--- design/flow/run.sh ---
#!/bin/bash
# the make line also repeats each setting of config.mk as NAME=value (left out here)
make -C /OpenROAD-flow-scripts/flow DESIGN_CONFIG=/design/flow/config.mk WORK_HOME=/design/flow/orfs CLKGATE_MAP_FILE= finish
--- design/flow/constraint.sdc ---
create_clock -name core_clock -period 9.66 [get_ports {clk}]
set_input_delay 1.9320 -clock core_clock [delete_from_list [all_inputs] [get_ports {clk}]]
set_output_delay 1.9320 -clock core_clock [all_outputs]
set_load 0.01 [all_outputs]
--- design/flow/config.mk ---
export PLATFORM = sky130hd
export DESIGN_NAME = softermax
export DESIGN_NICKNAME = softermax
export VERILOG_FILES = /design/flow/design.v
export SDC_FILE = /design/flow/constraint.sdc
export NUM_CORES = 4
export LEC_CHECK = 0
export CAP_MARGIN = 15
export CORE_ASPECT_RATIO = 0.75
export CORE_MARGIN = 2
export CORE_UTILIZATION = 72
export CTS_CLUSTER_SIZE = 43
export SLEW_MARGIN = 20
--- design/flow/design.v ---
module pow2_LUT(
    input logic [1:0] selector, 
    output logic [31:0] out
);
always_comb 
begin
    case(selector)
        2'b00: out = 32'b1_0000000000000000000000000000000;
        2'b01: out = 32'b0_1101011101000100111111001100101;
        2'b10: out = 32'b0_1011010100000100111100110011001;
        2'b11: out = 32'b0_1001100000110111111100000101000;
        default: out = 'b0;
    endcase
end
endmodule
module LPW_pow2 #(
    parameter POW_FW = 15, 
    parameter POW_BW = 16,
    parameter BW = 8, 
    parameter FW = 2
)(
    input [BW-1:0] vec_in,
    output [POW_BW-1:0] vec_out
);
wire [BW-1:FW] int_part;
wire [FW-1:0] frac_part;
wire [BW-1:FW] shift_int;
wire [31:0] LUT_out;
wire [31:0] LUT_inter;
wire [BW-1:0] comp_in;
assign comp_in = ~vec_in + 1;
assign int_part = comp_in[BW-1:FW];
assign frac_part = comp_in[FW-1:0];
pow2_LUT LUT(
    .selector(frac_part),
    .out(LUT_out)
);
assign LUT_inter = LUT_out >> int_part;
assign vec_out = LUT_inter[31:16];
endmodule
module pow2 #(
    parameter BW = 8,
    parameter VEC_SIZE = 5,
    parameter FW = 2,
    parameter POW_BW = 16,
    parameter POW_FW = 15
)(
    input [VEC_SIZE-1:0][BW-1:0] vec_in,
    input [BW-1:0] max_in,
    output [VEC_SIZE-1:0][POW_BW-1:0] pow_out
);
wire [VEC_SIZE-1:0][BW-1:0] normed_in;
genvar i;
generate
    for(i = 0; i < VEC_SIZE; i++)
    begin : c
        assign normed_in[i] = vec_in[i] - max_in;
    end
endgenerate
generate
    for (i = 0; i < VEC_SIZE; i++)
    begin : pow_gen
        LPW_pow2 #(.BW(BW), .FW(FW), .POW_BW(POW_BW), .POW_FW(POW_FW)) power_linear (
            .vec_in(normed_in[i]),
            .vec_out(pow_out[i])
        );
    end
endgenerate
endmodule
module int_max #(
    parameter BW = 8,
    parameter FW = 2,
    parameter VEC_SIZE = 5
    )(
    input wire [VEC_SIZE-1:0][BW-1:0] int_max_in,
    output wire [BW-1:0] max_out
);
wire [2*VEC_SIZE-1:1][BW-1:0] int_max_tree;
function [BW-1:0] ciel;
    input [BW-1:0] in_val;
    begin
        if(in_val[FW-1:0] != 0)
        begin
            ciel = {in_val[BW-1:FW], 2'b00} + {{BW-3{1'b0}},3'b100};
        end
        else
        begin
            ciel = {in_val[BW-1:FW], 2'b00};
        end
    end
endfunction
genvar i;
generate
    for(i = 0; i < VEC_SIZE; i = i + 1)
    begin : base
        assign int_max_tree[i + VEC_SIZE] = ciel(int_max_in[i]);
    end
    for(i = VEC_SIZE-1; i > 0; i = i - 1)
    begin : rest
        assign int_max_tree[i] = ($signed(int_max_tree[i*2]) < $signed(int_max_tree[i*2 + 1]))? int_max_tree[i*2+1] : int_max_tree[i*2];
    end
endgenerate
assign max_out = int_max_tree[1];
endmodule
module reduction #(
    parameter BW = 16,
    parameter FW = 15,
    parameter OUT_BW = 16,
    parameter OUT_FW = 6,
    parameter VEC_SIZE = 5
)(
    input wire [VEC_SIZE-1:0][BW-1:0] vec_in,
    output wire [OUT_BW-1:0] vec_out
);
    wire [2*VEC_SIZE-1:1][31:0] tree;
    genvar i;
    generate
        for(i = 0; i < VEC_SIZE; i++)
        begin : a
            assign tree[i + VEC_SIZE] = {{(32-BW){1'b0}}, vec_in[i]};
        end
        for(i = VEC_SIZE-1; i > 0; i--)
        begin : b
            assign tree[i] = tree[2*i] + tree[2*i+1];
        end
    endgenerate
    assign vec_out = tree[1][24:9];
endmodule
module unnormed_softmax #(
    parameter BW = 8,
    parameter FW = 2,
    parameter POW_BW = 16,
    parameter POW_FW = 15,
    parameter ACCUM_BW = 16,
    parameter ACCUM_FW = 6,
    parameter VEC_SIZE = 4
)(
    input [VEC_SIZE-1:0][BW-1:0] vec_in,
    output [VEC_SIZE-1:0][POW_BW-1:0] vec_out,
    output [BW-1:0] max_out,
    output [ACCUM_BW-1:0] sum_out
);
    wire [BW-1:0] max_val;
    int_max #(.BW(BW), .FW(FW), .VEC_SIZE(VEC_SIZE)) max_instance(
        .int_max_in(vec_in),
        .max_out(max_val)
    );
    wire [VEC_SIZE-1:0][POW_BW-1:0] pow_vals;
    pow2 #( .BW(BW), .VEC_SIZE(VEC_SIZE), .FW(FW), .POW_BW(POW_BW), .POW_FW(POW_FW)) pow_2_unit(
        .vec_in(vec_in),
        .max_in(max_val),
        .pow_out(pow_vals)
    );
    wire [ACCUM_BW-1:0] sum;
    reduction #(.BW(POW_BW), .FW(POW_FW), .OUT_BW(ACCUM_BW), .OUT_FW(ACCUM_FW), .VEC_SIZE(VEC_SIZE)) accum_unit(
        .vec_in(pow_vals),
        .vec_out(sum)
    );
    assign vec_out = pow_vals;
    assign sum_out = sum;
    assign max_out = max_val;
endmodule
module reciep_MLUT (
    input logic [3:0] selector,
    output logic [15:0] value
);
always_comb 
begin  
    case(selector)
        'd0: value = 16'b1000000001000001;
        'd1: value = 16'b1111111111100000;
        'd2: value = 16'b1111111111110110;
        'd3: value = 16'b1111111111111011;
        'd4: value = 16'b1111111111111101;
        'd5: value = 16'b1111111111111110;
        'd6: value = 16'b1111111111111111;
        'd7: value = 16'b1111111111111111;
        'd8: value = 16'b0;
        'd9: value = 16'b0; 
        default:
        value = 'b0;
    endcase
end
endmodule
module reciep_CLUT (
    input logic [3:0] selector,
    output logic [31:0] value
);
always_comb 
begin  
    case(selector)
        'd0: value = 32'b00000000000111111111111111000000;
        'd1: value = 32'b00000000000000000001100000000000;
        'd2: value = 32'b00000000000000000000110101010101;
        'd3: value = 32'b00000000000000000000100101010101;
        'd4: value = 32'b00000000000000000000011100110011;
        'd5: value = 32'b00000000000000000000010111011101;
        'd6: value = 32'b00000000000000000000010001001001;
        'd7: value = 32'b00000000000000000000110101010101;
        'd8: value = 32'b00000000000000000000001111000111;
        'd9: value = 32'b00000000000000000000001101100000;
        default:
        value = 'b0;
    endcase
end
endmodule
module norm #(
    parameter BW = 8,
    parameter ACCUM_BW = 16,
    parameter ACCUM_FW = 6,
    parameter VEC_SIZE = 10
)(
    input [VEC_SIZE-1:0][ACCUM_BW-1:0] vec_in,
    input [ACCUM_BW-1:0] denom_in,
    input [BW-1:0] max,
    output [VEC_SIZE-1:0][31:0] vec_out
);
logic [3:0] sel_wire;
assign sel_wire = denom_in[ACCUM_FW+3:ACCUM_FW];
wire [15:0] m_val;
wire [31:0] c_val;
wire [31:0] reciep_val_mult;
wire [31:0] reciep_val;
reciep_MLUT MLUT(
    .selector(sel_wire),
    .value(m_val)
);
reciep_CLUT CLUT(
    .selector(sel_wire),
    .value(c_val)
);
assign reciep_val_mult = m_val *  denom_in;
assign reciep_val = reciep_val_mult + c_val;
wire [VEC_SIZE-1:0][31:0] div_out;
genvar i;
generate
    for(i = 0; i < VEC_SIZE; i++) 
    begin : a
        assign div_out[i] = vec_in[i] * reciep_val;
    end
endgenerate
generate
    for(i = 0; i < VEC_SIZE; i++) 
    begin : p
        assign vec_out[i] = div_out[i];
    end
endgenerate
endmodule
module softermax #(
    parameter BW = 8,
    parameter FW = 2,
    parameter POW_BW = 16,
    parameter POW_FW = 6,
    parameter ACCUM_BW = 16,
    parameter ACCUM_FW = 6,
    parameter VEC_SIZE = 10
)(
    input clk,
    input  [VEC_SIZE*BW-1:0] unnormed_in,
    output [VEC_SIZE*32-1:0] final_softmax
);
    logic [ACCUM_BW-1:0] sum_out;
    logic [VEC_SIZE-1:0][POW_BW-1:0] pow_out;
    logic [BW-1:0] max_out;
    logic [ACCUM_BW-1:0] sum_out_q;
    logic [VEC_SIZE-1:0][POW_BW-1:0] pow_out_q;
    logic [BW-1:0] max_out_q;
    logic [VEC_SIZE-1:0][31:0] soft_out;
    logic [VEC_SIZE-1:0][31:0] soft_out_q;
    logic [VEC_SIZE-1:0][BW-1:0] unnormed_in_q;
    always_ff @(posedge clk)
    begin
        unnormed_in_q <= unnormed_in;
        sum_out_q <= sum_out;
        pow_out_q <= pow_out;
        max_out_q <= max_out;
        soft_out_q <= soft_out;
    end
    unnormed_softmax #(.VEC_SIZE(VEC_SIZE), .BW(BW), .FW(FW), .POW_BW(POW_BW), .POW_FW(POW_FW), .ACCUM_BW(ACCUM_BW), .ACCUM_FW(ACCUM_FW)) unnormed_instance(
        .vec_in(unnormed_in_q),
        .vec_out(pow_out),
        .sum_out(sum_out),
        .max_out(max_out)
    );
    norm #(.VEC_SIZE(VEC_SIZE), .BW(BW), .ACCUM_BW(ACCUM_BW), .ACCUM_FW(ACCUM_FW)) norm_unit(
        .vec_in(pow_out_q),
        .denom_in(sum_out_q),
        .max(max_out_q),
        .vec_out(soft_out)
    );
    assign final_softmax = soft_out_q;
endmodule
==> flow_summary_export.csv, run 1 <==
group,metric,value,unit
synthesis,yosys.area.top_type,"fa_1",
synthesis,numSynthFlops,592,
synthesis,fa_ha_area_frac,0.534,
synthesis,postSynthCellCount,16380,
synthesis,xor_area_frac,0.0448,
placed_design,port-buffer-count,400,
synthesis,synth_nets,20711,
synthesis,ys_seq_frac,0.0816,
placed_design,gp_routability_congestion,1.00,
die,core,200000,µm²
synthesis,simple_gate_area_frac,0.167,
die,die_w,523,µm
cts,ctsHoldBuffers,0,
placed_design,dp_hpwl,423000,µm
synthesis,synthesis.area,145000,µm²
synthesis,synth_top_area_share,0.448,
run_status,first-error,"[ERROR GRT-0116] Global routing finished with congestion. Check the congestion regions in the DRC Viewer.",
synthesis,synth.mux.area_fraction,0.0109,
synthesis,async_reset_ff_frac,0,
global_routing,grt-ovfl-total,1626,
die,fp_util,0.726,
synthesis,yosysWarnings,5,
synthesis,avgSynthCellArea,8.87,µm²
die,ioPinCount,401,
synthesis,synth-edff-count,0,
synthesis,topCombFamilyByArea,"adder cells",
die,die-area,205000,µm²
die,rows,142,
synthesis,common_cells,"3512 x inv_1, 3253 x fa_1, 2945 x nand2_1",
placed_design,place_area,171000,µm²
run_status,stop_stage,"global routing",
cts,cts_buffers,73,
die,die_y,393,µm
global_routing,track_usage,0.793,
synthesis,ff_type,"dfxtp_1",
cts,cts_htree_levels,3,
run_status,status,"stopped before the end",
synthesis,synth.cellmix.compoundShare,0.0480,
cts,cts_sinks,592,
cts,cts_buffer_depth,3,
cts,cts_root_buf,"clkbuf_16",
synthesis,area_leaders,"fa_1 45%, inv_1 9.1%, ha_1 8.6%, dfxtp_1 8.2%, nand2_1 7.6%",
synthesis,synth_cell_type_count,98,
synthesis,most_common_cell,"inv_1",
synthesis,ys_area,145000,µm²
synthesis,synth_stat.cells,16380,
## stage by stage
| stage | setup WS [ns] | hold slack [ns] | util | instances |
|---|---|---|---|---|
| 2_1_floorplan | -6.58 | 0.554 | - | 16380 |
| 3_3_place_gp | -7.13 | 0.777 | 0.855 | 20946 |
| 3_5_place_dp | -7.61 | 0.788 | 0.855 | 20946 |
| 4_1_cts | -6.89 | 0.786 | 0.890 | 21292 |
## metal layers
metal	GRT usage	GRT overflow
met1	0.794	109
met2	0.915	771
met3	0.687	209
met4	0.745	517
met5	0.586	20
## repair_timing
item / in CTS
buffers inserted: 220
endpoints found under the hold margin: 0
setup endpoints to repair: 398
gates resized: 599
pin swaps: 360
cloned: 7
==> inputs of run 2 (changes only) <==
- ABC_AREA: unset -> 1
- CORE_ASPECT_RATIO: 0.75 -> 0.58
- CORE_MARGIN: 2 -> 3
- CORE_UTILIZATION: 72 -> 40
- CTS_CLUSTER_SIZE: 43 -> 77
- GPL_ROUTABILITY_DRIVEN: unset -> 1
- GPL_TIMING_DRIVEN: unset -> 0
- MAX_ROUTING_LAYER: unset -> met4
- PLACE_DENSITY_LB_ADDON: unset -> 0.26
- SLEW_MARGIN: 20 -> 40
- clock period: 9.66 -> 17.5 ns (I/O delays scaled with it)
==> run 2 against run 1 <==
  * Now clean on timing, DRC and antenna
  * Die size grew 76%
  * Synthesized cell count grew 4.8%
  * Area after synthesis shrank 2.4%
==> flow_summary_export.csv, run 2 <==
group,metric,value,unit
global_routing,grt_max_degree,16,
worst_setup_path,crit_required,18.18,ns
die,core,351000,µm²
synthesis,topCombFamilyByArea,"adder cells",
synthesis,xor_area_frac,0.0410,
global_routing,use_met3,0.219,
layout,area_growth,12.7,%
worst_setup_path,cp.depth,83,
worst_setup_path,endpoint,"norm_unit.m_val[14]",
synthesis,async_reset_ff_frac,0,
layout,nets,22138,
synthesis,yosys.area.top_type,"fa_1",
worst_setup_path,arrival,17.03,ns
worst_setup_path,critPathMaxStageDelay,0.70,ns
die,fp_util,0.404,
drt,dr.pass1.iters,6,
synthesis,ff_type,"dfxtp_1",
synthesis,synth_top_area_share,0.459,
synthesis,synth.mux.area_fraction,0.000564,
synthesis,yosysWarnings,5,
worst_setup_path,crit_buf_inv,19,
global_routing,grt_use_met1,0.545,
synthesis,synth-edff-count,0,
final_timing,min_period_over_period,0.934,
synthesis,fa_ha_area_frac,0.547,
synthesis,postSynthCellCount,17159,
global_routing,grt_antenna_before_repair,117,
worst_setup_path,r2r-start,"unnormed_in_q[49]",
die,die_w,788,µm
die,die-area,362000,µm²
cts,cts_sinks,592,
cts,cts_htree_levels,3,
run_status,status,"finished clean",
placed_design,place_area,156000,µm²
final_timing,tns,0,ns
final_timing,maxSlewViolCount,0,
min_path,min_from,"pow_out_q[80]",
synthesis,synth_cell_type_count,62,
cts,cts_tree,"yes",
layout,finalInstanceArea,160000,µm²
cts,cts_root_buf,"clkbuf_16",
global_routing,gr-max-usage-layer,"met1",
worst_setup_path,path_class,"flip-flop to flip-flop",
worst_setup_path,critPathCaptureType,"flip-flop",
worst_setup_path,rr_worst_depth,83,
worst_setup_path,r2r_end,"norm_unit.m_val[14]",
synthesis,synthesis.area,142000,µm²
drt,antenna_left,0,
synthesis,numSynthFlops,592,
worst_setup_path,worst_path_most_repeated_cell,"inv_1",
global_routing,track_usage,0.390,
synthesis,ys_area,142000,µm²
drt,drc_errors,0,
synthesis,synth.cellmix.compoundShare,0.0415,
cts,insertion_delay,0.82,ns
global_routing,grt_first_pass_wirelength,949000,µm
final_timing,finClkSkew,0.125,ns
min_path,hold_path_class,"flip-flop to flip-flop",
worst_setup_path,critical_path_peak_fanout,10,
global_routing,grt_pass1_vias,118752,
global_routing,grt-ovfl-total,0,
placed_design,dp_hpwl,581000,µm
worst_setup_path,crit_slowest_cell,"xor2_1",
min_path,worstHoldPathCells,3,
drt,wl,685000,µm
placed_design,port-buffer-count,400,
final_timing,hold_viol_final,0,
die,die_y,460,µm
die,ioPinCount,401,
synthesis,synth_stat.cells,17159,
drt,avgRoutedWirePerCell,30.1,µm
final_timing,max_slew_margin,0.295,
worst_setup_path,crit_family,"adder cells",
drt,vias,120200,
die,rows,165,
flow_run,warning_count,86,
cts,cts_buffers,72,
synthesis,simple_gate_area_frac,0.151,
drt,via_per_inst,5.28,
cts,cts_buffer_depth,3,
layout,n_fill_cell,35001,
synthesis,ys_seq_frac,0.0835,
final_timing,final.min_clock_period,16.35,ns
synthesis,most_common_cell,"inv_1",
worst_setup_path,rrSetupSlack,1.15,ns
min_path,hold_end,"soft_out_q[160]",
synthesis,avgSynthCellArea,8.27,µm²
final_timing,setup-violations-final,0,
worst_setup_path,worstSetupStartpoint,"unnormed_in_q[49]",
flow_run,cap_viol_max_count,0,
synthesis,common_cells,"4247 x inv_1, 3946 x nand2_1, 3253 x fa_1",
placed_design,gp_routability_congestion,1.09,
cts,clk_pin_slew,0.06,ns
worst_setup_path,startpoint_type,"flip-flop",
final_timing,fmax,61.2,MHz
global_routing,met2_usage,0.459,
drt,drt_iter0_markers,15414,
synthesis,area_leaders,"fa_1 46%, inv_1 11%, nand2_1 10%, ha_1 8.8%, dfxtp_1 8.4%",
synthesis,synth_nets,21490,
final_timing,tightest_slew,1.06,ns
## run 2: final cells by class
type                       count  area, µm²  area share
inverter                    4308      16200       0.101
buffer                       796       3620      0.0226
clock inverter                48        649     0.00406
clock buffer                  84       1880      0.0117
multi-input combinational  11462     111000       0.697
timing repair buffer         575       7830      0.0490
tap                         4676       5850      0.0366
sequential                   592      11900      0.0742
antenna                      232        581     0.00363
## run 2: per-stage QoR
stage / cells / hold slack [ns] / utilization / setup slack, ns
2_1_floorplan: 17159 / 0.443 / - / 2.02
3_3_place_gp: 22235 / 0.901 / 0.433 / -3.73
3_5_place_dp: 22400 / 0.683 / 0.446 / -0.845
4_1_cts: 22532 / 0.685 / 0.453 / 0.112
5_1_grt: 22734 / 0.707 / 0.456 / -0.0298
6_report: 22773 / 0.682 / 0.456 / 1.15
## run 2: repair_timing
| action | in CTS | in global routing |
|---|---|---|
| hold buffers | 0 | 0 |
| resized | 16 | 56 |
| pin swaps | 1 | 4 |
| buffers inserted | 1 | 6 |
| endpoints found under the setup margin | 24 | 30 |
## run 2: routing by layer
metal,up-vias,share of wire
li1,50802,-
met1,60587,0.43
met2,7873,0.35
met3,938,0.18
met4,0,0.040
met5,-,0
==> inputs of run 3 (changes only) <==
- ABC_AREA: 1 -> unset
- CAP_MARGIN: 15 -> 20
- CORE_ASPECT_RATIO: 0.58 -> unset
- CORE_MARGIN: 3 -> 2
- CORE_UTILIZATION: 40 -> 68
- CTS_CLUSTER_SIZE: 77 -> unset
- GPL_ROUTABILITY_DRIVEN: 1 -> unset
- GPL_TIMING_DRIVEN: 0 -> unset
- MAX_ROUTING_LAYER: met4 -> unset
- PLACE_DENSITY_LB_ADDON: 0.26 -> unset
- SETUP_SLACK_MARGIN: unset -> -1.28
- SLEW_MARGIN: 40 -> 20
- clock period: 17.5 -> 13.2 ns (I/O delays scaled with it)
==> run 3 against run 2 <==
  * Now fails the layout checks on negative setup slack
  * Register-to-register slack worse by 4.8 ns
  * First-iteration DRC count fell by 33%
  * Global-route usage grew 2.9 points
  * Die size is 40% lower
  * Non-clock buffer count grew 528
  * Largest cell class unchanged
==> flow_summary_export.csv, run 3 <==
group,metric,value,unit
run_status,status,"complete, but fails checks",
run_status,check.faults,"negative setup slack",
drt,vias,117917,
drt,via_per_inst,5.78,
final_timing,fmax,59.3,MHz
worst_setup_path,startpoint_type,"flip-flop",
worst_setup_path,critPathCaptureType,"flip-flop",
final_timing,tightest_slew,1.17,ns
worst_setup_path,cp.depth,86,
synthesis,synth_nets,20711,
die,ioPinCount,401,
layout,area_growth,14.3,%
global_routing,grt-ovfl-total,0,
placed_design,place_area,162000,µm²
drt,antenna_left,0,
min_path,min_from,"pow_out_q[128]",
drt,wl,440000,µm
global_routing,track_usage,0.419,
min_path,worstHoldPathCells,1,
layout,n_fill_cell,13964,
synthesis,simple_gate_area_frac,0.167,
flow_run,warning_count,91,
global_routing,grt_first_pass_wirelength,707000,µm
synthesis,synth-edff-count,0,
worst_setup_path,arrival,17.50,ns
synthesis,synth.cellmix.compoundShare,0.0480,
placed_design,gp_routability_congestion,0.997,
die,fp_util,0.684,
drt,drt_iter0_markers,10288,
final_timing,final.min_clock_period,16.87,ns
drt,dr.pass1.iters,7,
die,die-area,217000,µm²
drt,drc_errors,0,
die,die_y,466,µm
synthesis,yosys.area.top_type,"fa_1",
flow_run,cap_viol_max_count,0,
cts,ctsHoldBuffers,0,
synthesis,topCombFamilyByArea,"adder cells",
worst_setup_path,endpoint,"norm_unit.c_val[8]",
synthesis,async_reset_ff_frac,0,
synthesis,ys_area,145000,µm²
synthesis,fa_ha_area_frac,0.534,
die,core,212000,µm²
min_path,hold_path_class,"flip-flop to flip-flop",
synthesis,numSynthFlops,592,
worst_setup_path,crit_buf_inv,15,
synthesis,xor_area_frac,0.0448,
synthesis,ys_seq_frac,0.0816,
worst_setup_path,crit_slowest_cell,"fa_1",
cts,cts_htree_levels,3,
final_timing,setup-violations-final,42,
synthesis,yosysWarnings,5,
layout,finalInstanceArea,166000,µm²
layout,nets,21803,
final_timing,min_period_over_period,1.28,
synthesis,ff_type,"dfxtp_1",
cts,cts_buffer_depth,3,
worst_setup_path,path_class,"flip-flop to flip-flop",
synthesis,area_leaders,"fa_1 45%, inv_1 9.1%, ha_1 8.6%, dfxtp_1 8.2%, nand2_1 7.6%",
final_timing,finClkSkew,0.0397,ns
cts,clk_pin_slew,0.07,ns
drt,avgRoutedWirePerCell,21.6,µm
worst_setup_path,critPathMaxStageDelay,0.57,ns
worst_setup_path,critical_path_peak_fanout,8,
global_routing,grt_max_degree,97,
die,die_w,466,µm
synthesis,common_cells,"3512 x inv_1, 3253 x fa_1, 2945 x nand2_1",
final_timing,max_slew_margin,0.219,
worst_setup_path,r2r-start,"unnormed_in_q[64]",
worst_setup_path,worst_path_most_repeated_cell,"inv_1",
synthesis,synth.mux.area_fraction,0.0109,
synthesis,synth_cell_type_count,98,
cts,cts_sinks,592,
synthesis,most_common_cell,"inv_1",
final_timing,hold_viol_final,0,
synthesis,avgSynthCellArea,8.87,µm²
cts,insertion_delay,0.79,ns
global_routing,grt_antenna_before_repair,27,
placed_design,dp_hpwl,341000,µm
worst_setup_path,rrSetupSlack,-3.67,ns
worst_setup_path,crit_required,13.83,ns
synthesis,synthesis.area,145000,µm²
min_path,hold_end,"soft_out_q[256]",
worst_setup_path,crit_family,"AND-OR/OR-AND gates",
synthesis,synth_top_area_share,0.448,
final_timing,fin_ws,-3.67,ns
worst_setup_path,rr_worst_depth,86,
synthesis,postSynthCellCount,16380,
synthesis,synth_stat.cells,16380,
cts,cts_root_buf,"clkbuf_16",
global_routing,grt_pass1_vias,131344,
worst_setup_path,r2r_end,"norm_unit.c_val[8]",
placed_design,port-buffer-count,400,
worst_setup_path,worstSetupStartpoint,"unnormed_in_q[64]",
cts,cts_tree,"yes",
final_timing,rsz0062_at_grt,"true",
die,rows,169,
cts,cts_buffers,81,
final_timing,maxSlewViolCount,0,
[run 3: repair_timing]
| action | 4_1_cts | 5_1_grt |
|---|---|---|
| pin swaps | 45 | 38 |
| endpoints found under the setup margin | 32 | 34 |
| setup buffers | 33 | 12 |
| resized | 91 | 46 |
[run 3: stage by stage]
stage	hold slack [ns]	cells	worst slack, ns	utilization	TNS, ns
6_report	0.694	20397	-3.67	0.782	-104.15
4_1_cts	0.684	20350	-3.34	0.780	-97.89
3_3_place_gp	0.677	20167	-3.64	0.763	-104.34
3_5_place_dp	0.684	20167	-4.12	0.763	-121.37
5_1_grt	0.663	20388	-4.42	0.782	-134.09
2_1_floorplan	0.571	16380	-3.04	-	-78.55
[run 3: layout make-up]
cell class	count	area (µm²)	area share
Inverter	3515	13200	0.0796
Multi-Input combinational cell	11383	118000	0.713
Clock inverter	48	654	0.00394
Tap cell	2821	3530	0.0213
Antenna cell	36	90.1	0.000543
Sequential cell	592	11900	0.0715
Clock buffer	103	2260	0.0136
Timing Repair Buffer	1899	16100	0.0968
[run 3: per-layer routing]
| metal | up-vias | track usage | routed length (µm) |
|---|---|---|---|
| met3 | 1766 | 0.0912 | 46500 |
| met4 | 18 | 0.231 | 29100 |
| met2 | 6743 | 0.679 | 206000 |
| li1 | 50330 | - | - |
| met5 | - | 0 | 123 |
| met1 | 59060 | 0.526 | 158000 |
==> inputs of run 4 (changes only) <==
- CAP_MARGIN: 20 -> 15
- CORE_UTILIZATION: 68 -> 72
- CTS_CLUSTER_SIZE: unset -> 43
- SETUP_SLACK_MARGIN: -1.28 -> unset
- clock period: 13.2 -> 14.3 ns (I/O delays scaled with it)
==> run 4 against run 3 <==
  * Still fails the layout checks on negative setup slack
  * Die size is 5.5% lower
  * Via count is 1.8% higher
  * Sequential share of layout area is 0.086 points higher
  * First-iteration DRC count is 22% higher
  * Final cell count is 2.3% lower
  * Critical path type unchanged
  * Maximum frequency is 1.8% higher
  * Clock skew is 0.013 ns higher
==> flow_summary_export.csv, run 4 <==
group,metric,value,unit
run_status,status,"complete, but fails checks",
run_status,check.faults,"negative setup slack",
worst_setup_path,endpoint,"norm_unit.c_val[8]",
final_timing,finClkSkew,0.0524,ns
die,fp_util,0.726,
synthesis,synth_stat.cells,16380,
synthesis,synth_nets,20711,
cts,cts_tree,"yes",
final_timing,min_period_over_period,1.16,
worst_setup_path,crit_buf_inv,15,
synthesis,avgSynthCellArea,8.87,µm²
cts,cts_buffers,77,
cts,insertion_delay,0.77,ns
drt,vias,120080,
cts,cts_root_buf,"clkbuf_16",
die,die_y,453,µm
synthesis,async_reset_ff_frac,0,
worst_setup_path,crit_required,14.93,ns
global_routing,grt-ovfl-total,0,
flow_run,warning_count,104,
synthesis,xor_area_frac,0.0448,
synthesis,ys_seq_frac,0.0816,
synthesis,synth-edff-count,0,
synthesis,numSynthFlops,592,
cts,cts_htree_levels,3,
drt,drt_iter0_markers,12501,
synthesis,area_leaders,"fa_1 45%, inv_1 9.1%, ha_1 8.6%, dfxtp_1 8.2%, nand2_1 7.6%",
placed_design,gp_routability_congestion,0.980,
final_timing,hold_viol_final,0,
global_routing,grt_max_degree,113,
synthesis,simple_gate_area_frac,0.167,
worst_setup_path,critPathCaptureType,"flip-flop",
final_timing,maxSlewViolCount,0,
die,ioPinCount,401,
synthesis,yosys.area.top_type,"fa_1",
synthesis,yosysWarnings,5,
cts,ctsHoldBuffers,0,
worst_setup_path,r2r-start,"unnormed_in_q[48]",
placed_design,dp_hpwl,342000,µm
synthesis,ff_type,"dfxtp_1",
layout,nets,21522,
drt,antenna_left,0,
layout,n_fill_cell,11309,
synthesis,most_common_cell,"inv_1",
placed_design,post-place-cells,19671,
worst_setup_path,worst_path_most_repeated_cell,"ha_4",
worst_setup_path,arrival,17.19,ns
worst_setup_path,r2r_end,"norm_unit.c_val[8]",
synthesis,common_cells,"3512 x inv_1, 3253 x fa_1, 2945 x nand2_1",
min_path,worstHoldPathCells,1,
synthesis,topCombFamilyByArea,"adder cells",
placed_design,place_area,159000,µm²
placed_design,port-buffer-count,400,
synthesis,synth.cellmix.compoundShare,0.0480,
min_path,min_from,"pow_out_q[128]",
layout,area_growth,12.9,%
drt,wl,451000,µm
worst_setup_path,startpoint_type,"flip-flop",
synthesis,postSynthCellCount,16380,
worst_setup_path,path_class,"flip-flop to flip-flop",
drt,drc_errors,0,
synthesis,fa_ha_area_frac,0.534,
worst_setup_path,rr_worst_depth,91,
placed_design,dp_slack,-2.86,ns
die,die-area,205000,µm²
synthesis,synthesis.area,145000,µm²
final_timing,rsz0062_at_grt,"true",
synthesis,synth.mux.area_fraction,0.0109,
worst_setup_path,critPathMaxStageDelay,0.58,ns
min_path,hold_path_class,"flip-flop to flip-flop",
die,core,200000,µm²
worst_setup_path,cp.depth,91,
worst_setup_path,critical_path_peak_fanout,6,
cts,cts_sinks,592,
final_timing,max_slew_margin,0.192,
worst_setup_path,rrSetupSlack,-2.26,ns
final_timing,final.min_clock_period,16.56,ns
global_routing,grt_pass1_vias,136216,
worst_setup_path,crit_slowest_cell,"fa_1",
synthesis,synth_top_area_share,0.448,
synthesis,ys_area,145000,µm²
drt,via_per_inst,6.03,
drt,avgRoutedWirePerCell,22.7,µm
cts,cts_buffer_depth,3,
drt,dr.pass1.iters,7,
synthesis,synth_cell_type_count,98,
final_timing,fin_hold_ws,0.789,ns
global_routing,track_usage,0.454,
worst_setup_path,worstSetupStartpoint,"unnormed_in_q[48]",
cts,clk_pin_slew,0.06,ns
global_routing,grt_antenna_before_repair,35,
layout,instances_no_fill,19928,
final_timing,fin_ws,-2.26,ns
worst_setup_path,crit_family,"AND-OR/OR-AND gates",
die,rows,164,
die,die_w,453,µm
layout,finalInstanceArea,164000,µm²
final_timing,setup-violations-final,32,
min_path,hold_end,"soft_out_q[256]",
final_timing,fmax,60.4,MHz
global_routing,grt_first_pass_wirelength,720000,µm
flow_run,cap_viol_max_count,0,
final_timing,tightest_slew,1.21,ns
## run 4: per-stage QoR
step                      utilization  setup TNS (ns)
after detailed placement        0.796          -77.35
after global placement          0.796          -68.41
after floorplan                     -          -43.35
final                           0.820          -61.19
after CTS                       0.816          -52.08
after global routing            0.820          -86.19
## run 4: layer usage
layer  track usage  share of wire  vias to the layer above
met4         0.314          0.083                       26
li1              -              -                    49764
met5             0        0.00036                        -
met3         0.124           0.12                     2821
met2         0.714           0.46                     8605
met1         0.545           0.34                    58864
## run 4: timing repair
item | in CTS | in global routing
gates cloned | 2 | 1
pin swaps | 90 | 56
endpoints found under the setup margin | 32 | 42
hold endpoints to repair | 0 | 0
resized | 177 | 98
buffers inserted | 77 | 32
## run 4: final cells by class
class | count | area, µm² | area share
diodes | 22 | 55.1 | 0.000336
clock buffers | 99 | 2140 | 0.0131
clock inverters | 39 | 529 | 0.00323
inverters | 3515 | 13200 | 0.0806
multi-input cells | 11384 | 119000 | 0.725
flip-flops and latches | 592 | 11900 | 0.0724
well taps | 2656 | 3320 | 0.0203
repair buffers | 1620 | 13900 | 0.0850
repair inverters | 1 | 8.76 | 0.0000534
==> inputs of run 5 (changes only) <==
- CAP_MARGIN: 15 -> 20
- CELL_PAD_IN_SITES_DETAIL_PLACEMENT: unset -> 0
- CTS_CLUSTER_SIZE: 43 -> 36
- GPL_ROUTABILITY_DRIVEN: unset -> 1
- GPL_TIMING_DRIVEN: unset -> 1
- PLACE_DENSITY: unset -> 0.6
- SETUP_SLACK_MARGIN: unset -> -1.12
- SLEW_MARGIN: 20 -> 10
- clock period: 14.3 -> 14.7 ns (I/O delays scaled with it)
==> run 5 against run 4 <==
  * The layout still fails its checks (negative setup slack)
  * Count of clock-buffer cells in the layout fell by 7
  * Die size unchanged
  * Final area down 1.9%
  * Core utilization is 1.5 points lower
==> flow_summary_export.csv, run 5 <==
group,metric,value,unit
run_status,status,"complete, but fails checks",
run_status,check.faults,"negative setup slack",
synthesis,synth_stat.cells,16380,
final_timing,min_period_over_period,1.14,
drt,vias,117121,
die,die_y,453,µm
placed_design,dp_hpwl,328000,µm
synthesis,synth_cell_type_count,98,
global_routing,grt_pass1_vias,130796,
synthesis,avgSynthCellArea,8.87,µm²
synthesis,synth_top_area_share,0.448,
worst_setup_path,path_class,"flip-flop to flip-flop",
layout,instances_no_fill,19641,
synthesis,area_leaders,"fa_1 45%, inv_1 9.1%, ha_1 8.6%, dfxtp_1 8.2%, nand2_1 7.6%",
global_routing,grt_max_degree,113,
die,ioPinCount,401,
worst_setup_path,cp.depth,89,
worst_setup_path,arrival,17.49,ns
cts,cts_buffer_depth,3,
worst_setup_path,critPathCaptureType,"flip-flop",
global_routing,gr-max-usage-layer,"met2",
worst_setup_path,critPathMaxStageDelay,0.52,ns
global_routing,use_met3,0.113,
final_timing,finClkSkew,0.0469,ns
cts,insertion_delay,0.77,ns
global_routing,grt_antenna_before_repair,25,
synthesis,synth.mux.area_fraction,0.0109,
final_timing,max_slew_margin,0.0244,
placed_design,port-buffer-count,400,
worst_setup_path,startpoint_type,"flip-flop",
worst_setup_path,critical_path_peak_fanout,7,
cts,cts_root_buf,"clkbuf_16",
global_routing,grt_first_pass_wirelength,695000,µm
cts,ctsHoldBuffers,0,
synthesis,ys_seq_frac,0.0816,
synthesis,yosys.area.top_type,"fa_1",
final_timing,final.min_clock_period,16.79,ns
die,core,200000,µm²
final_timing,rsz0062_at_grt,"true",
flow_run,cap_viol_max_count,0,
die,die-area,205000,µm²
die,die_w,453,µm
drt,drc_errors,0,
synthesis,synth.cellmix.compoundShare,0.0480,
drt,wl,434000,µm
layout,nets,21228,
layout,finalInstanceArea,161000,µm²
synthesis,postSynthCellCount,16380,
synthesis,most_common_cell,"inv_1",
min_path,hold_path_class,"flip-flop to flip-flop",
synthesis,async_reset_ff_frac,0,
cts,cts_sinks,592,
final_timing,fin_ws,-2.09,ns
synthesis,synth_nets,20711,
worst_setup_path,endpoint,"norm_unit.c_val[8]",
drt,avgRoutedWirePerCell,22.1,µm
global_routing,grt_use_met1,0.530,
flow_run,warning_count,100,
min_path,hold_end,"soft_out_q[64]",
final_timing,hold_viol_final,0,
worst_setup_path,rr_worst_depth,89,
cts,cts_buffers,76,
layout,area_growth,10.7,%
placed_design,gp_routability_congestion,1.00,
worst_setup_path,worst_path_most_repeated_cell,"a21oi_2",
min_path,worstHoldPathCells,2,
drt,via_per_inst,5.96,
final_timing,maxSlewViolCount,0,
synthesis,numSynthFlops,592,
final_timing,fin_hold_ws,0.811,ns
synthesis,simple_gate_area_frac,0.167,
die,fp_util,0.726,
die,rows,164,
synthesis,fa_ha_area_frac,0.534,
worst_setup_path,rrSetupSlack,-2.09,ns
worst_setup_path,r2r_end,"norm_unit.c_val[8]",
drt,antenna_left,0,
worst_setup_path,crit_buf_inv,13,
worst_setup_path,crit_family,"AND-OR/OR-AND gates",
synthesis,xor_area_frac,0.0448,
final_timing,fmax,59.6,MHz
cts,cts_tree,"yes",
final_timing,setup-violations-final,32,
synthesis,yosysWarnings,5,
final_timing,tightest_slew,1.45,ns
drt,dr.pass1.iters,9,
cts,clk_pin_slew,0.06,ns
worst_setup_path,crit_required,15.40,ns
placed_design,post-place-cells,19445,
cts,cts_htree_levels,3,
global_routing,met2_usage,0.695,
worst_setup_path,crit_slowest_cell,"fa_1",
global_routing,track_usage,0.436,
worst_setup_path,worstSetupStartpoint,"unnormed_in_q[73]",
drt,drt_iter0_markers,10838,
synthesis,synthesis.area,145000,µm²
min_path,min_from,"pow_out_q[32]",
placed_design,place_area,157000,µm²
synthesis,topCombFamilyByArea,"adder cells",
synthesis,common_cells,"3512 x inv_1, 3253 x fa_1, 2945 x nand2_1",
global_routing,grt-ovfl-total,0,
worst_setup_path,r2r-start,"unnormed_in_q[73]",
synthesis,ys_area,145000,µm²
synthesis,synth-edff-count,0,
synthesis,ff_type,"dfxtp_1",
-- run 5: per-layer routing --
metal	share of wire	vias up
met5	0.00026	-
li1	-	49157
met1	0.34	57979
met3	0.12	2127
met4	0.074	16
met2	0.46	7842
-- run 5: per-stage QoR --
step / worst slack (ns) / util / TNS, ns
finish: -2.09 / 0.804 / -53.07
global placement: -1.99 / 0.786 / -49.43
CTS: -1.97 / 0.800 / -49.87
detailed placement: -2.47 / 0.786 / -64.83
floorplan: -1.54 / - / -30.16
global route: -2.90 / 0.804 / -79.22
-- run 5: area by class of cell --
class | instances | area (µm²)
Multi-Input combinational cell | 11385 | 118000
Fill cell | 12292 | 39200
Inverter | 3515 | 13200
Sequential cell | 592 | 11900
Timing Repair Buffer | 1327 | 11500
Tap cell | 2656 | 3320
Clock buffer | 92 | 2070
Clock inverter | 47 | 577
Antenna cell | 27 | 67.6
-- run 5: timing repair --
item                       CTS  global route
gates cloned                 1             1
resized                     13           120
setup endpoints to repair   30            32
setup buffers                6            24
pin swaps                    5            49
==> inputs of run 6 (changes only) <==
- CAP_MARGIN: 20 -> 10
- CELL_PAD_IN_SITES_DETAIL_PLACEMENT: 0 -> unset
- CTS_CLUSTER_SIZE: 36 -> 35
- GPL_ROUTABILITY_DRIVEN: 1 -> unset
- GPL_TIMING_DRIVEN: 1 -> unset
- HOLD_SLACK_MARGIN: unset -> 0.29
- PLACE_DENSITY: 0.6 -> unset
- SETUP_SLACK_MARGIN: -1.12 -> -1.06
- SLEW_MARGIN: 10 -> 20
- clock period: 14.7 -> 12.8 ns (I/O delays scaled with it)
==> run 6 against run 5 <==
  * Still fails the layout checks on negative setup slack
  * Global-route usage is 4.1 points higher
  * First-iteration DRC count increased by 27%
  * Clock skew shrank 0.017 ns
  * Hold slack got worse by 0.15 ns
  * Setup slack lost 2.1 ns
  * Final cell count up 3.4%
  * Via count rose by 6.2%
  * Register-to-register slack lost 2.1 ns
  * Final area grew 3.5%
  * Critical path depth grew 1
==> flow_summary_export.csv, run 6 <==
group,metric,value,unit
drt,antenna_left,0,
worst_setup_path,crit_family,"adder cells",
drt,dr.pass1.iters,14,
drt,drc_errors,0,
cts,cts_htree_levels,3,
synthesis,topCombFamilyByArea,"adder cells",
global_routing,grt-ovfl-total,0,
global_routing,grt_max_degree,97,
cts,ctsHoldBuffers,0,
synthesis,yosys.area.top_type,"fa_1",
min_path,hold_path_class,"flip-flop to flip-flop",
synthesis,synth_stat.cells,16380,
final_timing,min_period_over_period,1.33,
global_routing,grt_first_pass_wirelength,751000,µm
synthesis,synth_top_area_share,0.448,
layout,final_util,0.832,
placed_design,dp_slack,-4.40,ns
worst_setup_path,crit_required,13.42,ns
synthesis,yosysWarnings,5,
final_timing,rsz0062_at_grt,"true",
cts,cts_sinks,592,
worst_setup_path,rr_worst_depth,90,
worst_setup_path,crit_slowest_cell,"fa_2",
synthesis,ff_type,"dfxtp_1",
flow_run,warning_count,91,
synthesis,numSynthFlops,592,
min_path,min_from,"pow_out_q[128]",
synthesis,synth.mux.area_fraction,0.0109,
final_timing,setup-violations-final,54,
worst_setup_path,arrival,17.61,ns
die,rows,164,
final_timing,fmax,58.9,MHz
die,die_w,453,µm
worst_setup_path,startpoint_type,"flip-flop",
final_timing,fin_ws,-4.19,ns
worst_setup_path,r2r_end,"norm_unit.c_val[8]",
cts,cts_buffer_depth,3,
synthesis,synth-edff-count,0,
final_timing,fin_hold_ws,0.665,ns
final_timing,max_slew_margin,0.0823,
synthesis,synth_cell_type_count,98,
worst_setup_path,rrSetupSlack,-4.19,ns
final_timing,maxSlewViolCount,0,
placed_design,port-buffer-count,400,
die,ioPinCount,401,
synthesis,fa_ha_area_frac,0.534,
drt,via_per_inst,6.13,
run_status,status,"complete, but fails checks",
global_routing,grt_antenna_before_repair,40,
cts,cts_buffers,76,
final_timing,final.min_clock_period,16.99,ns
worst_setup_path,crit_buf_inv,14,
synthesis,avgSynthCellArea,8.87,µm²
layout,n_fill_cell,10598,
flow_run,cap_viol_max_count,0,
min_path,worstHoldPathCells,1,
worst_setup_path,endpoint,"norm_unit.c_val[8]",
cts,cts_root_buf,"clkbuf_16",
synthesis,simple_gate_area_frac,0.167,
synthesis,postSynthCellCount,16380,
drt,wl,479000,µm
worst_setup_path,critical_path_peak_fanout,6,
worst_setup_path,critPathCaptureType,"flip-flop",
die,fp_util,0.726,
worst_setup_path,path_class,"flip-flop to flip-flop",
cts,clk_pin_slew,0.06,ns
worst_setup_path,worstSetupStartpoint,"unnormed_in_q[64]",
worst_setup_path,r2r-start,"unnormed_in_q[64]",
run_status,check.faults,"negative setup slack",
die,die-area,205000,µm²
final_timing,finClkSkew,0.0295,ns
synthesis,synth_nets,20711,
synthesis,ys_area,145000,µm²
min_path,hold_end,"soft_out_q[256]",
drt,avgRoutedWirePerCell,23.6,µm
drt,drt_iter0_markers,13751,
synthesis,common_cells,"3512 x inv_1, 3253 x fa_1, 2945 x nand2_1",
die,core,200000,µm²
synthesis,ys_seq_frac,0.0816,
synthesis,async_reset_ff_frac,0,
synthesis,most_common_cell,"inv_1",
drt,vias,124421,
synthesis,area_leaders,"fa_1 45%, inv_1 9.1%, ha_1 8.6%, dfxtp_1 8.2%, nand2_1 7.6%",
global_routing,grt_pass1_vias,141070,
synthesis,xor_area_frac,0.0448,
final_timing,hold_viol_final,0,
placed_design,dp_hpwl,362000,µm
cts,insertion_delay,0.76,ns
worst_setup_path,critPathMaxStageDelay,0.64,ns
synthesis,synthesis.area,145000,µm²
cts,cts_tree,"yes",
synthesis,synth.cellmix.compoundShare,0.0480,
layout,nets,21874,
die,die_y,453,µm
placed_design,gp_routability_congestion,0.973,
global_routing,track_usage,0.476,
final_timing,tightest_slew,1.37,ns
layout,area_growth,14.6,%
worst_setup_path,cp.depth,90,
run 6: per-stage QoR:
step	instances	setup TNS (ns)	area, µm²
after floorplan	16380	-91.35	146000
after global placement	20046	-118.36	162000
after detailed placement	20046	-132.97	162000
after CTS	20241	-115.11	166000
after global routing	20288	-162.32	166000
final	20310	-129.70	166000
run 6: metal layers:
metal,wire (µm),vias to the layer above,global-route usage
li1,-,50488,-
met3,62600,3763,0.146
met1,154000,60129,0.551
met2,218000,10009,0.751
met4,44000,32,0.349
met5,369,-,0
run 6: repair_timing:
| item | CTS | global route |
|---|---|---|
| buffers inserted | 54 | 30 |
| setup endpoints to repair | 32 | 42 |
| pin swaps | 42 | 68 |
| gates resized | 77 | 104 |
| hold endpoints to repair | 0 | 0 |
run 6: cell type report:
type / instances / area [µm²] / area share
Multi-Input combinational cell: 11383 / 119000 / 0.712
Sequential cell: 592 / 11900 / 0.0713
Inverter: 3515 / 13200 / 0.0794
Timing Repair Buffer: 1975 / 16800 / 0.101
Clock buffer: 92 / 2050 / 0.0123
Antenna cell: 48 / 120 / 0.000722
Clock inverter: 49 / 599 / 0.00360
Tap cell: 2656 / 3320 / 0.0200
==> inputs of run 7 (changes only) <==
- ABC_AREA: unset -> 1
- CAP_MARGIN: 10 -> 15
- CORE_ASPECT_RATIO: unset -> 0.58
- CORE_MARGIN: 2 -> 3
- CORE_UTILIZATION: 72 -> 40
- CTS_CLUSTER_SIZE: 35 -> 85
- GPL_ROUTABILITY_DRIVEN: unset -> 1
- GPL_TIMING_DRIVEN: unset -> 0
- HOLD_SLACK_MARGIN: 0.29 -> 0.25
- MAX_ROUTING_LAYER: unset -> met4
- PLACE_DENSITY_LB_ADDON: unset -> 0.26
- SETUP_SLACK_MARGIN: -1.06 -> -0.31
- SLEW_MARGIN: 20 -> 40
- TNS_END_PERCENT: unset -> 75
- clock period: 12.8 -> 17.5 ns (I/O delays scaled with it)
==> run 7 against run 6 <==
  * The run now finishes clean
  * Register-to-register slack gained 5.2 ns
  * Maximum frequency increased by 3.0%
  * Final cell count is 12% higher
  * Count of clock-buffer cells in the layout down 8
  * Synthesized cell count up 4.8%
  * Critical endpoint is now norm_unit.m_val[14]
==> flow_summary_export.csv, run 7 <==
group,metric,value,unit
run_status,status,"finished clean",
die,fp_util,0.404,
synthesis,ys_seq_frac,0.0835,
layout,n_fill_cell,35018,
global_routing,grt_antenna_before_repair,117,
synthesis,common_cells,"4247 x inv_1, 3946 x nand2_1, 3253 x fa_1",
cts,cts_buffers,72,
synthesis,avgSynthCellArea,8.27,µm²
layout,nets,22137,
final_timing,final.min_clock_period,16.49,ns
worst_setup_path,r2r_end,"norm_unit.m_val[14]",
worst_setup_path,crit_buf_inv,19,
synthesis,fa_ha_area_frac,0.547,
synthesis,synth_stat.cells,17159,
worst_setup_path,r2r-start,"unnormed_in_q[48]",
synthesis,synth.mux.area_fraction,0.000564,
final_timing,min_period_over_period,0.942,
flow_run,cap_viol_max_count,0,
placed_design,dp_hpwl,581000,µm
synthesis,numSynthFlops,592,
global_routing,grt_max_degree,16,
worst_setup_path,crit_family,"adder cells",
synthesis,area_leaders,"fa_1 46%, inv_1 11%, nand2_1 10%, ha_1 8.8%, dfxtp_1 8.4%",
worst_setup_path,startpoint_type,"flip-flop",
final_timing,hold_viol_final,0,
global_routing,grt_pass1_vias,118750,
cts,clk_pin_slew,0.06,ns
placed_design,port-buffer-count,400,
synthesis,ys_area,142000,µm²
worst_setup_path,worst_path_most_repeated_cell,"inv_1",
placed_design,post-place-cells,22400,
cts,insertion_delay,0.83,ns
worst_setup_path,worstSetupStartpoint,"unnormed_in_q[48]",
synthesis,xor_area_frac,0.0410,
die,die_w,788,µm
final_timing,maxSlewViolCount,0,
synthesis,ff_type,"dfxtp_1",
drt,wl,685000,µm
synthesis,synthesis.area,142000,µm²
final_timing,fmax,60.6,MHz
layout,instances_no_fill,22766,
worst_setup_path,critical_path_peak_fanout,10,
synthesis,yosysWarnings,5,
worst_setup_path,arrival,17.18,ns
drt,vias,120039,
cts,cts_sinks,592,
flow_run,warning_count,86,
global_routing,track_usage,0.390,
die,ioPinCount,401,
worst_setup_path,rrSetupSlack,1.01,ns
drt,dr.pass1.iters,8,
cts,cts_buffer_depth,3,
final_timing,tns,0,ns
cts,cts_htree_levels,3,
drt,antenna_left,0,
global_routing,grt-ovfl-total,0,
synthesis,yosys.area.top_type,"fa_1",
min_path,worstHoldPathCells,3,
layout,combGateArea,111000,µm²
final_timing,finClkSkew,0.126,ns
synthesis,simple_gate_area_frac,0.151,
drt,via_per_inst,5.27,
final_timing,max_slew_margin,0.319,
synthesis,postSynthCellCount,17159,
synthesis,most_common_cell,"inv_1",
final_timing,setup-violations-final,0,
layout,seqCellArea,11900,µm²
drt,drt_iter0_markers,15164,
synthesis,synth_top_area_share,0.459,
drt,avgRoutedWirePerCell,30.1,µm
cts,cts_root_buf,"clkbuf_16",
synthesis,synth.cellmix.compoundShare,0.0415,
die,rows,165,
min_path,hold_end,"soft_out_q[160]",
worst_setup_path,crit_slowest_cell,"xor2_1",
min_path,hold_path_class,"flip-flop to flip-flop",
placed_design,gp_routability_congestion,1.09,
synthesis,async_reset_ff_frac,0,
global_routing,grt_first_pass_wirelength,949000,µm
synthesis,synth_cell_type_count,62,
layout,area_growth,12.7,%
worst_setup_path,path_class,"flip-flop to flip-flop",
synthesis,synth_nets,21490,
synthesis,topCombFamilyByArea,"adder cells",
drt,drc_errors,0,
worst_setup_path,rr_worst_depth,81,
worst_setup_path,critPathMaxStageDelay,0.70,ns
die,die-area,362000,µm²
worst_setup_path,endpoint,"norm_unit.m_val[14]",
die,die_y,460,µm
min_path,min_from,"pow_out_q[80]",
final_timing,tightest_slew,1.02,ns
worst_setup_path,cp.depth,81,
synthesis,synth-edff-count,0,
cts,cts_tree,"yes",
worst_setup_path,crit_required,18.18,ns
die,core,351000,µm²
worst_setup_path,critPathCaptureType,"flip-flop",
## run 7: stage by stage
step                      setup WS (ns)  hold slack (ns)  cell area (µm²)   util
after CTS                        -0.248            0.685           159000  0.453
final                              1.01            0.687           160000  0.456
after global routing             -0.274            0.707           160000  0.456
after floorplan                    2.02            0.443           142000      -
after detailed placement         -0.845            0.683           156000  0.446
after global placement            -3.73            0.901           152000  0.433
## run 7: what timing repair did
action / CTS / global route
endpoints found under the setup margin: 22 / 29
hold buffers: 0 / 0
endpoints found under the hold margin: 0 / 0
pin swaps: 1 / 4
gates resized: 8 / 45
buffers inserted: 1 / 5
## run 7: routing by layer
metal / wire [µm] / GRT usage / vias up
met1: 297000 / 0.545 / 60507
li1: - / - / 50788
met3: 122000 / 0.219 / 941
met4: 27500 / 0.127 / 0
met5: 0 / - / -
met2: 238000 / 0.459 / 7803
## run 7: cell type report
type,instances,share of cell area
sequential,592,0.0742
buffer,796,0.0226
multi-input combinational,11462,0.697
timing repair buffer,574,0.0489
clock inverter,48,0.00406
inverter,4308,0.101
tap,4676,0.0366
clock buffer,84,0.0117
antenna,226,0.00354
==> inputs of run 8 (changes only) <==
- ABC_AREA: 1 -> unset
- CAP_MARGIN: 15 -> 20
- CORE_ASPECT_RATIO: 0.58 -> 1.06
- CORE_MARGIN: 3 -> 2
- CTS_CLUSTER_SIZE: 85 -> 77
- GPL_ROUTABILITY_DRIVEN: 1 -> unset
- GPL_TIMING_DRIVEN: 0 -> unset
- HOLD_SLACK_MARGIN: 0.25 -> unset
- SETUP_SLACK_MARGIN: -0.31 -> unset
- SLEW_MARGIN: 40 -> 20
- TNS_END_PERCENT: 75 -> unset
==> run 8 against run 7 <==
  * Final cell count fell by 5.7%
  * Sequential cell count unchanged
  * Die size grew 1.7%
  * Count of clock-buffer cells in the layout increased by 19
  * Still clean on timing, DRC and antenna
  * Clock skew decreased by 0.035 ns
  * Critical endpoint is now norm_unit.c_val[8]
==> flow_summary_export.csv, run 8 <==
group,metric,value,unit
cts,cts_buffer_depth,4,
final_timing,min_period_over_period,0.980,
die,die_y,625,µm
drt,dr.pass1.iters,8,
die,core,361000,µm²
min_path,hold_end,"soft_out_q[224]",
synthesis,ff_type,"dfxtp_1",
drt,drc_errors,0,
final_timing,fin_hold_ws,0.782,ns
synthesis,synth_stat.cells,16380,
run_status,status,"finished clean",
final_timing,max_slew_margin,0.262,
worst_setup_path,crit_slowest_cell,"fa_2",
drt,wl,441000,µm
min_path,worstHoldPathCells,2,
layout,final_util,0.444,
final_timing,tightest_slew,1.10,ns
die,fp_util,0.403,
worst_setup_path,critPathCaptureType,"flip-flop",
synthesis,synth_cell_type_count,98,
layout,instances_no_fill,21465,
global_routing,grt_max_degree,97,
flow_run,warning_count,87,
global_routing,track_usage,0.252,
final_timing,finClkSkew,0.0906,ns
synthesis,synth_top_area_share,0.448,
synthesis,synthesis.area,145000,µm²
synthesis,most_common_cell,"inv_1",
global_routing,grt_pass1_vias,117162,
synthesis,fa_ha_area_frac,0.534,
cts,cts_sinks,592,
placed_design,dp_hpwl,333000,µm
placed_design,gp_routability_congestion,0.963,
layout,n_fill_cell,35539,
worst_setup_path,rrSetupSlack,0.35,ns
synthesis,async_reset_ff_frac,0,
min_path,min_from,"pow_out_q[112]",
die,die_w,589,µm
drt,via_per_inst,5.09,
worst_setup_path,critPathMaxStageDelay,0.61,ns
die,rows,227,
worst_setup_path,rr_worst_depth,90,
synthesis,ys_seq_frac,0.0816,
cts,cts_tree,"yes",
synthesis,synth.cellmix.compoundShare,0.0480,
synthesis,topCombFamilyByArea,"adder cells",
worst_setup_path,cp.depth,90,
global_routing,grt-ovfl-total,0,
synthesis,yosysWarnings,5,
synthesis,ys_area,145000,µm²
synthesis,common_cells,"3512 x inv_1, 3253 x fa_1, 2945 x nand2_1",
cts,insertion_delay,0.88,ns
synthesis,synth-edff-count,0,
drt,drt_iter0_markers,6685,
final_timing,maxSlewViolCount,0,
final_timing,final.min_clock_period,17.15,ns
synthesis,numSynthFlops,592,
final_timing,setup-violations-final,0,
drt,vias,109219,
placed_design,post-place-cells,21278,
final_timing,fmax,58.3,MHz
worst_setup_path,worstSetupStartpoint,"unnormed_in_q[64]",
synthesis,area_leaders,"fa_1 45%, inv_1 9.1%, ha_1 8.6%, dfxtp_1 8.2%, nand2_1 7.6%",
worst_setup_path,crit_family,"adder cells",
worst_setup_path,r2r-start,"unnormed_in_q[64]",
drt,antenna_left,0,
worst_setup_path,crit_required,18.25,ns
worst_setup_path,path_class,"flip-flop to flip-flop",
synthesis,simple_gate_area_frac,0.167,
worst_setup_path,arrival,17.90,ns
worst_setup_path,r2r_end,"norm_unit.c_val[8]",
global_routing,grt_first_pass_wirelength,694000,µm
cts,clk_pin_slew,0.07,ns
worst_setup_path,worst_path_most_repeated_cell,"inv_1",
cts,cts_htree_levels,3,
final_timing,tns,0,ns
drt,avgRoutedWirePerCell,20.5,µm
worst_setup_path,endpoint,"norm_unit.c_val[8]",
synthesis,synth.mux.area_fraction,0.0109,
synthesis,xor_area_frac,0.0448,
placed_design,port-buffer-count,400,
layout,area_growth,10.4,%
layout,nets,20906,
worst_setup_path,startpoint_type,"flip-flop",
synthesis,postSynthCellCount,16380,
final_timing,hold_viol_final,0,
worst_setup_path,crit_buf_inv,18,
synthesis,yosys.area.top_type,"fa_1",
synthesis,avgSynthCellArea,8.87,µm²
final_timing,fin_ws,0.351,ns
final_timing,rsz0062_at_grt,"true",
synthesis,synth_nets,20711,
cts,cts_root_buf,"clkbuf_16",
flow_run,cap_viol_max_count,0,
worst_setup_path,critical_path_peak_fanout,7,
die,die-area,368000,µm²
placed_design,dp_slack,-0.470,ns
global_routing,grt_antenna_before_repair,43,
min_path,hold_path_class,"flip-flop to flip-flop",
die,ioPinCount,401,
cts,cts_buffers,86,
[run 8: routing by layer]
layer | track usage | up-vias | wire, µm
met4 | 0.0783 | 0 | 15800
met3 | 0.0304 | 710 | 26200
met2 | 0.418 | 3306 | 214000
met1 | 0.323 | 56702 | 185000
met5 | - | - | 0
li1 | - | 48501 | -
[run 8: repair_timing]
action | in CTS | in global routing
cloned | 0 | 0
pin swaps | 8 | 31
resized | 31 | 76
hold buffers | 0 | 0
setup buffers | 2 | 14
endpoints found under the setup margin | 18 | 29
[run 8: layout make-up]
cell class / instances / area [µm²] / share of cell area
clock inverters: 46 / 465 / 0.00290
well taps: 4809 / 6020 / 0.0375
flip-flops and latches: 592 / 11900 / 0.0740
diodes: 20 / 50.0 / 0.000312
repair buffers: 997 / 8810 / 0.0549
clock buffers: 103 / 2310 / 0.0144
inverters: 3515 / 13200 / 0.0823
multi-input cells: 11383 / 118000 / 0.734
[run 8: stage by stage]
step                      instance area [µm²]
after detailed placement               157000
after floorplan                        145000
final                                  160000
after global routing                   160000
after global placement                 157000
after CTS                              160000
==> inputs of run 9 (changes only) <==
- CORE_ASPECT_RATIO: 1.06 -> unset
- CORE_UTILIZATION: 40 -> 72
- CTS_CLUSTER_SIZE: 77 -> unset
- MAX_ROUTING_LAYER: met4 -> unset
- PLACE_DENSITY_LB_ADDON: 0.26 -> unset
- SETUP_SLACK_MARGIN: unset -> 1.79
- clock period: 17.5 -> 9.49 ns (I/O delays scaled with it)
==> run 9 against run 8 <==
  * The flow now stops in global routing
  * Area after synthesis unchanged
  * Synthesized cell count did not move
  * Die size down 44%
==> flow_summary_export.csv, run 9 <==
group,metric,value,unit
run_status,status,"stopped before the end",
run_status,stop_stage,"global routing",
run_status,first-error,"[ERROR GRT-0116] Global routing finished with congestion. Check the congestion regions in the DRC Viewer.",
die,fp_util,0.726,
synthesis,ys_seq_frac,0.0816,
global_routing,track_usage,0.865,
synthesis,fa_ha_area_frac,0.534,
synthesis,async_reset_ff_frac,0,
synthesis,xor_area_frac,0.0448,
placed_design,port-buffer-count,400,
cts,cts_buffers,78,
synthesis,yosysWarnings,5,
synthesis,synth_cell_type_count,98,
synthesis,ys_area,145000,µm²
synthesis,avgSynthCellArea,8.87,µm²
cts,cts_buffer_depth,3,
synthesis,synth.cellmix.compoundShare,0.0480,
synthesis,synth.mux.area_fraction,0.0109,
global_routing,grt-ovfl-total,7838,
synthesis,synth_stat.cells,16380,
synthesis,simple_gate_area_frac,0.167,
synthesis,numSynthFlops,592,
synthesis,most_common_cell,"inv_1",
die,die_w,453,µm
die,die-area,205000,µm²
synthesis,common_cells,"3512 x inv_1, 3253 x fa_1, 2945 x nand2_1",
placed_design,gp_routability_congestion,1.04,
cts,cts_htree_levels,3,
die,ioPinCount,401,
placed_design,place_area,172000,µm²
die,core,200000,µm²
synthesis,synth-edff-count,0,
synthesis,synth_top_area_share,0.448,
die,die_y,453,µm
synthesis,synthesis.area,145000,µm²
cts,cts_sinks,592,
die,rows,164,
placed_design,dp_slack,-7.80,ns
synthesis,area_leaders,"fa_1 45%, inv_1 9.1%, ha_1 8.6%, dfxtp_1 8.2%, nand2_1 7.6%",
placed_design,dp_hpwl,424000,µm
synthesis,yosys.area.top_type,"fa_1",
synthesis,ff_type,"dfxtp_1",
synthesis,synth_nets,20711,
synthesis,postSynthCellCount,16380,
cts,ctsHoldBuffers,0,
synthesis,topCombFamilyByArea,"adder cells",
cts,cts_root_buf,"clkbuf_16",
==> run 9: timing repair <==
item | CTS
endpoints found under the setup margin | 437
gates resized | 465
setup buffers | 182
gates cloned | 10
pin swaps | 332
==> run 9: routing by layer <==
| layer | GRT overflow | GRT usage |
|---|---|---|
| met1 | 1766 | 0.864 |
| met5 | 185 | 0.733 |
| met3 | 1638 | 0.824 |
| met2 | 3074 | 0.976 |
| met4 | 1175 | 0.720 |
==> run 9: metrics by stage <==
stage | std cells | util
after floorplan | 16380 | -
after CTS | 21250 | 0.890
after detailed placement | 20917 | 0.858
after global placement | 20917 | 0.858
